run 1:
Design breakout, start of the top module:
module breakout(
    input logic clk,
    input logic right,
    input logic left,
    input logic reset,
    output logic [2:0] red,
    output logic [2:0] green,
    output logic [2:0] blue,
    output logic hsync,
    output logic vsync
    );
logic [9:0] xpos;
logic [9:0] ypos;
vga signal_generator_inst(clk, reset, hsync, vsync, xpos, ypos);
game game_inst(clk, xpos, ypos, right, left, reset, red, green, blue);                                                                  
endmodule
==> flow/config.mk <==
export PLATFORM = sky130hd
export DESIGN_NAME = breakout
export DESIGN_NICKNAME = breakout
export VERILOG_FILES = /design/flow/design.v
export SDC_FILE = /design/flow/constraint.sdc
export NUM_CORES = 4
export LEC_CHECK = 0
export ABC_AREA = 1
export CAP_MARGIN = 20
export CORE_MARGIN = 2
export CORE_UTILIZATION = 72
export CTS_CLUSTER_DIAMETER = 350
export GPL_ROUTABILITY_DRIVEN = 0
export MIN_ROUTING_LAYER = met1
export PLACE_DENSITY_LB_ADDON = 0.07
export SLEW_MARGIN = 40
export TNS_END_PERCENT = 35
==> flow/constraint.sdc <==
create_clock -name core_clock -period 3.9 [get_ports {clk}]
set_input_delay 0.7800 -clock core_clock [delete_from_list [all_inputs] [get_ports {clk}]]
set_output_delay 0.7800 -clock core_clock [all_outputs]
set_load 0.01 [all_outputs]
run.sh (not shown) runs the stock make flow with config.mk's settings and CLKGATE_MAP_FILE=.
Layout checks on run 1: not met. Flow itself completed; violations: setup timing.
Here is what was changed in the inputs of run 2 compared with run 1.
# run 1
export LEC_CHECK = 0
export ABC_AREA = 1
export CAP_MARGIN = 20
export CORE_MARGIN = 2
export CORE_UTILIZATION = 72
export CTS_CLUSTER_DIAMETER = 350
export GPL_ROUTABILITY_DRIVEN = 0
export MIN_ROUTING_LAYER = met1
export PLACE_DENSITY_LB_ADDON = 0.07
export SLEW_MARGIN = 40
export TNS_END_PERCENT = 35
create_clock -name core_clock -period 3.9 [get_ports {clk}]
# run 2
export LEC_CHECK = 0
export ABC_AREA = 1
export CAP_MARGIN = 20
export CORE_MARGIN = 2
export CORE_UTILIZATION = 71
export CTS_CLUSTER_DIAMETER = 344
export GPL_ROUTABILITY_DRIVEN = 0
export MIN_ROUTING_LAYER = met1
export PLACE_DENSITY_LB_ADDON = 0.07
export SLEW_MARGIN = 20
export TNS_END_PERCENT = 90
create_clock -name core_clock -period 3.63 [get_ports {clk}]
Results
The runs compared here, run 1 and run 2, all ended either early or with open violations.
[flow] run 2 | stages: complete | final checks: fail | reason: setup timing
Run comparison: run 2 start point of the critical path game_inst.a[3]; run 1 start point of the critical path game_inst.paddlePosition[2]
The endpoint arrival time on the critical path reported for run 2 is smaller than that of run 1 by 0.14 ns.
Against run 1 as the reference, run 2 delivers a higher routed length per placed instance.
Compared to run 1, run 2 has final area 500 sq um higher.
On delay of the slowest cell on the worst path, run 1 and run 2 are basically level.
Diff run 1 and run 2: area added between synthesis and finish higher in run 2
When the final numbers for run 1 and run 2 were put side by side, the clock share of power turned out to be greater in run 2.
[run 2] met3 usage in global routing rose 3.2 points relative to run 1
Inputs modified between run 2 and run 3:
# run 2
export LEC_CHECK = 0
export ABC_AREA = 1
export CAP_MARGIN = 20
export CORE_MARGIN = 2
export CORE_UTILIZATION = 71
export CTS_CLUSTER_DIAMETER = 344
export GPL_ROUTABILITY_DRIVEN = 0
export MIN_ROUTING_LAYER = met1
export PLACE_DENSITY_LB_ADDON = 0.07
export SLEW_MARGIN = 20
export TNS_END_PERCENT = 90
create_clock -name core_clock -period 3.63 [get_ports {clk}]
# run 3
export LEC_CHECK = 0
export ABC_AREA = 1
export CAP_MARGIN = 20
export CORE_MARGIN = 2
export CORE_UTILIZATION = 65
export SLEW_MARGIN = 20
create_clock -name core_clock -period 4.68 [get_ports {clk}]
[summary]
Of run 2 and run 3, only run 3 finishes the flow clean. The flow for run 2 finished, though final verification flagged setup timing. Run 3 vs run 2 — layout-stage area growth over the synthesis result dropped 8.3 points. NOTE overall chip area run 2->run 3 increased by a little under 10%. Diff run 2 -> run 3: sequential group share of total power has increased, half-perimeter wire length of the detailed placement result fell 2.4%, vias after detailed routing decreased by 1382 relative to the old numbers. Of the two values seen for critical-path cell with the highest stage delay, sky130_fd_sc_hd__fa_2 was produced by run 2 and sky130_fd_sc_hd__dfxtp_1 by run 3.
For run 4, these inputs were changed with respect to run 3:
# run 3
export LEC_CHECK = 0
export ABC_AREA = 1
export CAP_MARGIN = 20
export CORE_MARGIN = 2
export CORE_UTILIZATION = 65
export SLEW_MARGIN = 20
create_clock -name core_clock -period 4.68 [get_ports {clk}]
# run 4
export LEC_CHECK = 0
export CAP_MARGIN = 20
export CORE_MARGIN = 2
export CORE_UTILIZATION = 40
export SETUP_SLACK_MARGIN = -0.14
export SLEW_MARGIN = 20
create_clock -name core_clock -period 6.49 [get_ports {clk}]
Notes after the runs:
- Having completed the whole flow, run 4 delivered a layout that passed the timing, DRC and antenna checks.
- Run 3 completed; timing, DRC and antenna clean
- Compared with run 3, in run 4 share of synthesized area occupied by flip-flops and latches saw an increase, power share of the clock group saw an increase, fraction of the mapped netlist area in compound gates saw an increase, via count of the first global-routing pass saw a decrease.
### run 4 -> run 5
# run 4
export LEC_CHECK = 0
export CAP_MARGIN = 20
export CORE_MARGIN = 2
export CORE_UTILIZATION = 40
export SETUP_SLACK_MARGIN = -0.14
export SLEW_MARGIN = 20
create_clock -name core_clock -period 6.49 [get_ports {clk}]
# run 5
export LEC_CHECK = 0
export CAP_MARGIN = 20
export CORE_MARGIN = 2
export CORE_UTILIZATION = 40
export HOLD_SLACK_MARGIN = -0.05
export SLEW_MARGIN = 35
create_clock -name core_clock -period 4.52 [get_ports {clk}]
Summary of run 4 and run 5: one run falls short of a clean finish, namely run 5. Run 4 has a lower met2 routing resource usage after global routing than run 5. Run 5 vs. run 4: post-layout utilization of the core went up 2.5 points; sum of internal, switching and leakage power went up. Run 5 — post-route fraction of the period consumed by the critical path 14 points higher, run 4 as reference. The total of clock buffers placed in the layout was comparable across run 5 and run 4. Diff run 4 -> run 5: first-pass GRT wire length picked up an extra 2800 um; instance count on the critical path picked up an extra 1; number of instances in the synthesized netlist neither gained nor lost much.
Power and IR drop assume default switching activity.
